red:
// buffered_cl_builder
module buffered_cl_builder
#(
    parameter DATA_WIDTH = 32,
    parameter DATA_PER_CL = 16,
    parameter CL_WIDTH = 512,
    parameter EVICTION_POLICY = "ALL_ZEROS",  
    parameter BUFFER_DEPTH = 8,  
    parameter ALM_FULL_DIFF = 4  
)
(
    input logic clk,
    input logic reset,
    input logic evict,
    input logic data_wr,
    input logic [DATA_WIDTH - 1 : 0 ] data_in,
    input logic cl_rd,
    output logic alm_full,
    output logic out_cl_valid,
    output logic [CL_WIDTH - 1 : 0 ] out_cl
);
    logic clb_out_cl_valid;
    logic [CL_WIDTH - 1 : 0 ] clb_out_cl;
    logic                      fifo_wr_en;
    logic [CL_WIDTH - 1 : 0 ]  fifo_data_in;
    logic                      fifo_empty;
    logic                      fifo_full;
    logic                      fifo_alm_full;
    logic [CL_WIDTH - 1 : 0 ]  fifo_data_out;
    assign out_cl_valid = ~fifo_empty;
    assign out_cl       = fifo_data_out;
    assign alm_full     = fifo_alm_full;
    always_ff @(posedge clk) begin
        fifo_wr_en   <= clb_out_cl_valid;
        fifo_data_in <= clb_out_cl;
    end
    cl_builder #(
  ...
Size: roughly 8200 cells after synthesis, about 5700 flip-flops, ~550 I/O pins.
export LEC_CHECK = 0
export CAP_MARGIN = 20
export CELL_PAD_IN_SITES_DETAIL_PLACEMENT = 2
export CELL_PAD_IN_SITES_GLOBAL_PLACEMENT = 0
export CORE_MARGIN = 8
export CORE_UTILIZATION = 16
export MAX_ROUTING_LAYER = met5
export MIN_ROUTING_LAYER = met2
export PLACE_DENSITY_LB_ADDON = 0.2
export SETUP_SLACK_MARGIN = 1.01
export SLEW_MARGIN = 20
export SYNTH_MEMORY_MAX_BITS = 8192
export TNS_END_PERCENT = 65
create_clock -name core_clock -period 6.86 [get_ports {clk}]
run.sh (not shown) runs the stock make flow with config.mk's settings and CLKGATE_MAP_FILE=.
[inputs] blue vs red
# red
export LEC_CHECK = 0
export CAP_MARGIN = 20
export CELL_PAD_IN_SITES_DETAIL_PLACEMENT = 2
export CELL_PAD_IN_SITES_GLOBAL_PLACEMENT = 0
export CORE_MARGIN = 8
export CORE_UTILIZATION = 16
export MAX_ROUTING_LAYER = met5
export MIN_ROUTING_LAYER = met2
export PLACE_DENSITY_LB_ADDON = 0.2
export SETUP_SLACK_MARGIN = 1.01
export SLEW_MARGIN = 20
export SYNTH_MEMORY_MAX_BITS = 8192
export TNS_END_PERCENT = 65
create_clock -name core_clock -period 6.86 [get_ports {clk}]
# blue
export LEC_CHECK = 0
export ABC_AREA = 1
export CAP_MARGIN = 20
export CORE_MARGIN = 2
export CORE_UTILIZATION = 72
export CTS_CLUSTER_SIZE = 68
export SETUP_SLACK_MARGIN = -0.17
export SLEW_MARGIN = 20
export SYNTH_MEMORY_MAX_BITS = 8192
create_clock -name core_clock -period 3.23 [get_ports {clk}]
Results
Complete run, failing final checks: blue, reason setup timing. blue ended up with a higher static leakage than red did. In the flow results for red and blue, the final standard cell count with taps included and fillers excluded is larger on red. On clock distribution power, blue does worse than red. Class of the most critical hold timing path = input port to flip-flop: blue; class of the most critical hold timing path = flip-flop to flip-flop: red. blue vs red, cell with the largest stage delay on the worst path: sky130_fd_sc_hd__clkdlybuf4s50_1 vs sky130_fd_sc_hd__dfxtp_4. Compared to red, the routing of blue uses less wire. In the floorplan summary, blue is listed with a die area less than that of red. blue vs red: number of cells after detailed placement down in blue.
Input changes introduced in green (baseline for comparison: blue):
# blue
export LEC_CHECK = 0
export ABC_AREA = 1
export CAP_MARGIN = 20
export CORE_MARGIN = 2
export CORE_UTILIZATION = 72
export CTS_CLUSTER_SIZE = 68
export SETUP_SLACK_MARGIN = -0.17
export SLEW_MARGIN = 20
export SYNTH_MEMORY_MAX_BITS = 8192
create_clock -name core_clock -period 3.23 [get_ports {clk}]
# green
export LEC_CHECK = 0
export ABC_AREA = 1
export CAP_MARGIN = 20
export CORE_MARGIN = 2
export CORE_UTILIZATION = 72
export CTS_CLUSTER_DIAMETER = 399
export CTS_CLUSTER_SIZE = 14
export HOLD_SLACK_MARGIN = -0.09
export PLACE_DENSITY_LB_ADDON = 0.02
export SETUP_SLACK_MARGIN = -0.21
export SLEW_MARGIN = 20
export SYNTH_MEMORY_MAX_BITS = 8192
create_clock -name core_clock -period 2.99 [get_ports {clk}]
Results
- green had finished all stages when the layout checks came back failing, citing setup timing.
- green has number of buffers inserted by hold repair at cts below what blue had.
- On routed wire length, blue loses to green.
- Any difference in number of rows in the core area between green and blue is small enough to ignore.
- Between green and blue, the number of nets with antenna violations after routing figures differ only marginally.
- [green vs blue] largest driver fanout on the critical path: higher in green
- Between blue and green, cell count along the critical path decreased.
- In the tables for green and blue, final critical-path setup slack reads higher with blue.
> inputs changed (green -> orange)
# green
export LEC_CHECK = 0
export ABC_AREA = 1
export CAP_MARGIN = 20
export CORE_MARGIN = 2
export CORE_UTILIZATION = 72
export CTS_CLUSTER_DIAMETER = 399
export CTS_CLUSTER_SIZE = 14
export HOLD_SLACK_MARGIN = -0.09
export PLACE_DENSITY_LB_ADDON = 0.02
export SETUP_SLACK_MARGIN = -0.21
export SLEW_MARGIN = 20
export SYNTH_MEMORY_MAX_BITS = 8192
create_clock -name core_clock -period 2.99 [get_ports {clk}]
# orange
export LEC_CHECK = 0
export CAP_MARGIN = 20
export CORE_MARGIN = 2
export CORE_UTILIZATION = 67
export CTS_CLUSTER_SIZE = 92
export SLEW_MARGIN = 20
export SYNTH_MEMORY_MAX_BITS = 8192
create_clock -name core_clock -period 4.14 [get_ports {clk}]
Notes after the runs:
orange closes out successfully: all stages finished, all timing, DRC and antenna checks passed.
Going from green to orange, area fraction in full adders, half adders and majority gates saw little to no change, area fraction in compound gates after synthesis barely changed, combined area of all synthesized cells fell by 0.025 mm^2, total inserted antenna cells dropped 4, routed length per instance +9.7 um.
[compare] base=green new=orange: routed wire length decreased by about 23% relative to the old numbers; sequential share of layout area went up.
The synthesized chip area reported by yosys in orange sits about 12% below the value recorded for green.
No activity file was given, so power comes from the tool's default toggle rates.
